==> flow/design.v <==
module segdec(input logic [3:0] in, output logic [6:0] out);
	always_comb
	begin
		case (in)
			4'b0000 :
				out = 7'b0111111;  
			4'b0001 :
				out = 7'b0000110;  
			4'b0010 :
				out = 7'b1011011;  
			4'b0011 :
				out = 7'b1001111;  
			4'b0100 :
				out = 7'b1100110;  
			4'b0101 :
				out = 7'b1101101;  
			4'b0110 :
				out = 7'b1111100;  
			4'b0111 :
				out = 7'b0000111;  
			4'b1000 :
				out = 7'b1111111;  
			4'b1001 :
				out = 7'b1100111;  
			4'b1010 :
				out = 7'b1000000;
			default :
				out = 7'b0000000;
    		endcase
	end
endmodule
module bin_to_bcd(input logic [7:0] in, output logic [3:0][6:0] disp);
logic[3:0] sign_num, units, tens, hundreds;
logic[7:0] num;
logic sign;
always_comb
begin
	sign = in[$high(in)];
	if(sign)  
		num = 0 - in;
	else
		num = in;
	hundreds = num / 100;
	num = num - (hundreds)*100;  
	tens = num / 10;
	num = num - (tens)*10;  
	units = num;
end
always_comb
	if(sign)
		sign_num = 4'hA;
	else
		sign_num = 4'hF;
segdec signdec
(
	.in(sign_num),
	.out(disp[3])
);
segdec hundreddec
(
	.in(hundreds),
	.out(disp[2])
);
segdec tendec
(
	.in(tens),
	.out(disp[1])
);
segdec unitdec
(
	.in(units),
	.out(disp[0])
);
endmodule
module debounce #(parameter int COUNT=500000) (input logic clk, signal_in, output logic signal_out);
logic prev_signal;
int unsigned cnt;
always_ff @(posedge clk)
begin
	if(prev_signal != signal_in)
	begin
		cnt <= 0;  
	end
	else if(cnt >= COUNT)
	begin
		cnt <= 0;  
		signal_out <= signal_in;
	end
	else
	begin
		cnt <= cnt +1;
	end
	prev_signal <= signal_in;
end
endmodule
module read_sm(input logic clk, reset_n, handshake, run, output logic read, done);
enum {HALT, WAIT_1, WAIT_0, DONE} state;
always_ff @(posedge clk, negedge reset_n)
begin
	if(!reset_n)
	begin
		state <= HALT;
		read <= 0;
	end
	else
	begin
		read <= 0;
		unique case(state)
			HALT : if(run) state <= WAIT_1;
			WAIT_1 :
			begin
				if(handshake)
				begin
					state <= WAIT_0;
					read <= '1;  
				end
			end
			WAIT_0 : if(!handshake) state <= DONE;
			DONE : state <= HALT;
		endcase
	end
end
always_comb
	if(state == DONE)
		done = 1;
	else
		done = 0;
endmodule
module sm(input logic clk, input logic [10-1:0] SW, input logic [8-1:0] re_res, im_res, output logic [8-1:0] LED, output logic [8-1:0] re_a, im_a, re_q, im_q);
typedef enum {REAL_A, IMAG_A, REAL_Q, IMAG_Q, DISP_REAL, DISP_IMAG} stateType;
stateType state;
logic reset_n;
logic handshake;
logic [8-1:0] data_in;
always_comb
begin
	reset_n = SW[$high(SW)];
	handshake = SW[$high(SW) -1];
	data_in =  SW[$high(SW) -2 : $low(SW)];
end
logic read_run, read_trigger, read_done;
read_sm re_sm0
(
	.clk(clk),
	.reset_n(reset_n),
	.handshake(handshake),
	.run(read_run),
	.read(read_trigger),
	.done(read_done)
);
always_comb
	read_run = (state == REAL_A) || (state == IMAG_A) || (state == REAL_Q) || (state == IMAG_Q);
always_ff @(posedge clk, negedge reset_n)
begin
	if(!reset_n)
		state <= REAL_A;
	else
	begin
		unique case(state)
			REAL_A: if(read_done) state <= IMAG_A;
			IMAG_A: if(read_done) state <= REAL_Q;
			REAL_Q: if(read_done) state <= IMAG_Q;
			IMAG_Q: if(read_done) state <= DISP_REAL;
			DISP_REAL : if(handshake == 1) state <= DISP_IMAG;
			DISP_IMAG : if(handshake == 0) state <= REAL_A;
		endcase
	end
end
always_ff @(posedge clk)
begin
	if(read_trigger)
	begin
		unique case(state)
			REAL_A: re_a <= data_in;
			IMAG_A: im_a <= data_in;
			REAL_Q: re_q <= data_in;
			IMAG_Q: im_q <= data_in;
			default: ;
		endcase
	end
end
always_comb
begin
	if(state == DISP_REAL)
		LED = re_res;
	else if(state == DISP_IMAG)
		LED = im_res;
	else
		LED = '0;
end
endmodule
module mult(input logic signed [(2*8 -1)-1:0] re_x, im_x, re_y, im_y, output logic signed [2*(2*8 -1)-1:0] re_z, im_z);
logic signed [(2*8 -1)-1:0] a,b,c,d;
always_comb
begin
	a = re_x;
	b = im_x;
	c = re_y;
	d = im_y;
end
logic signed [2*(2*8 -1)-1:0] ac, bd, ad, bc;
always_comb
begin
	ac = a*c;
	bd = b*d;
	ad = a*d;
	bc = b*c;
	re_z = ac - bd;
	im_z = ad + bc;
end
endmodule
module cmplx_mult(
input logic clk,
input logic [10-1:0] switches,
output logic [8-1:0] LED,
output logic [6:0] HEX0,
output logic [6:0] HEX1,
output logic [6:0] HEX2,
output logic [6:0] HEX3,
output logic [6:0] HEX4,
output logic [6:0] HEX5,
output logic [6:0] HEX6,
output logic [6:0] HEX7);
logic [8-1:0] re_a, im_a, re_q, im_q;
logic [8-1:0] re_res, im_res;
logic [10-1:0] SW;
always_comb
	SW[$high(SW)-2:$low(SW)] = switches[$high(switches)-2:$low(switches)];
debounce #(.COUNT(1000)) db0
(
	.clk(clk),
	.signal_in(switches[$high(switches)]),
	.signal_out(SW[$high(SW)])
);
debounce #(.COUNT(1000)) db1
(
	.clk(clk),
	.signal_in(switches[$high(switches)-1]),
	.signal_out(SW[$high(SW)-1])
);
sm sm0 (.*);
logic signed [(2*8 -1)-1:0] re_x, im_x, re_y, im_y;
logic signed [2*(2*8 -1)-1:0] re_z, im_z;
localparam INPUT_SHIFT = (2*8 -1) - 8;
localparam OUTPUT_LOW = 2*INPUT_SHIFT -1;
localparam OUTPUT_HIGH = OUTPUT_LOW + 8 -1;
always_comb
begin
	re_x = $signed(re_a);
	im_x = $signed(im_a);
	re_y = $signed(re_q) << INPUT_SHIFT;
	im_y = $signed(im_q) << INPUT_SHIFT;
	re_res = re_z[OUTPUT_HIGH : OUTPUT_LOW];
	im_res = im_z[OUTPUT_HIGH : OUTPUT_LOW];
end
mult mult0
(.*);
logic [3:0][6:0] sw_hex;
always_comb
begin
	HEX0 = ~ sw_hex[0];  
	HEX1 = ~ sw_hex[1];  
	HEX2 = ~ sw_hex[2];  
	HEX3 = ~ sw_hex[3];  
end
bin_to_bcd sw_disp
(
	.in(SW[7:0]),
	.disp(sw_hex)
);
logic [3:0][6:0] led_hex;
always_comb
begin
	HEX4 = ~ led_hex[0];  
	HEX5 = ~ led_hex[1];  
	HEX6 = ~ led_hex[2];  
	HEX7 = ~ led_hex[3];  
end
bin_to_bcd led_disp
(
	.in(LED),
	.disp(led_hex)
);
endmodule
Settings: LEC_CHECK=0, ABC_AREA=1, CAP_MARGIN=25, CELL_PAD_IN_SITES_GLOBAL_PLACEMENT=1, CORE_ASPECT_RATIO=1.37, CORE_MARGIN=10, CORE_UTILIZATION=38, CTS_CLUSTER_SIZE=44, GPL_TIMING_DRIVEN=1, MAX_ROUTING_LAYER=met5, MIN_ROUTING_LAYER=met2, PLACE_DENSITY_LB_ADDON=0.29, SETUP_SLACK_MARGIN=0.42, SLEW_MARGIN=20, TNS_END_PERCENT=5; clock period 18.8 ns.
run.sh (not shown) runs the stock make flow with config.mk's settings and CLKGATE_MAP_FILE=.
==> next run, changes <==
- ABC_AREA: 1 -> default
- CAP_MARGIN: 25 -> 20
- CELL_PAD_IN_SITES_GLOBAL_PLACEMENT: 1 -> default
- CORE_ASPECT_RATIO: 1.37 -> default
- CORE_MARGIN: 10 -> 2
- CORE_UTILIZATION: 38 -> 56
- CTS_CLUSTER_SIZE: 44 -> default
- GPL_TIMING_DRIVEN: 1 -> default
- MAX_ROUTING_LAYER: met5 -> default
- MIN_ROUTING_LAYER: met2 -> default
- PLACE_DENSITY: default -> 0.6
- PLACE_DENSITY_LB_ADDON: 0.29 -> default
- SETUP_SLACK_MARGIN: 0.42 -> default
- TNS_END_PERCENT: 5 -> default
- clock period: 18.8 -> 28.5 ns (I/O delays scaled with it)
The new run finished with timing, DRC and antenna clean.
Setup slack is better by 4800 ps.
Final area fell by 8.2%.
Synthesized cell count fell by 23%.
Routed wire length fell by 25%.
Count of clock-buffer cells in the layout is unchanged.
Global-route usage fell by 2.9 points.
Cell count fell by 27%.
Worst hold slack is better by 8.1 ps.
==> next run, changes <==
- ABC_AREA: default -> 1
- CORE_UTILIZATION: 56 -> 72
- CTS_CLUSTER_DIAMETER: default -> 227
- CTS_CLUSTER_SIZE: default -> 43
- clock period: 28.5 -> 12.8 ns (I/O delays scaled with it)
Now the flow completed and failed the layout checks on negative setup slack.
Clock-buffer cell count climbs by 1.
Via count is higher by 57%.
Worst setup slack gets worse by 8800 ps.
Synthesized area increases by 5.2%.
Final area rises by 24%.
Utilization increases by 31 points.
Sequential cell count does not change.
==> next run, changes <==
- CTS_CLUSTER_DIAMETER: 227 -> 379
- CTS_CLUSTER_SIZE: 43 -> 100
- TNS_END_PERCENT: default -> 10
- clock period: 12.8 -> 13.2 ns (I/O delays scaled with it)
=>
- With this change the flow failed in global routing
- die area stays the same
- synthesized cell count stays the same
- synthesized area stays the same
==> next run, changes <==
- ABC_AREA: 1 -> default
- CORE_UTILIZATION: 72 -> 14
- CTS_CLUSTER_DIAMETER: 379 -> default
- CTS_CLUSTER_SIZE: 100 -> default
- TNS_END_PERCENT: 10 -> default
- clock period: 13.2 -> 28.5 ns (I/O delays scaled with it)
Result: This time the run ran to the end with no violations. Synthesized cell count fell by a quarter to a third. Synthesized area came out lower by a few percent. Die size is higher to 4.8 times its value.
==> next run, changes <==
- CORE_UTILIZATION: 14 -> 40
- clock period: 28.5 -> 18.8 ns (I/O delays scaled with it)
Final area falls by about 6.5%; final cell count falls by about 30%; hold slack loses 17 ps; clock skew hardly moves.
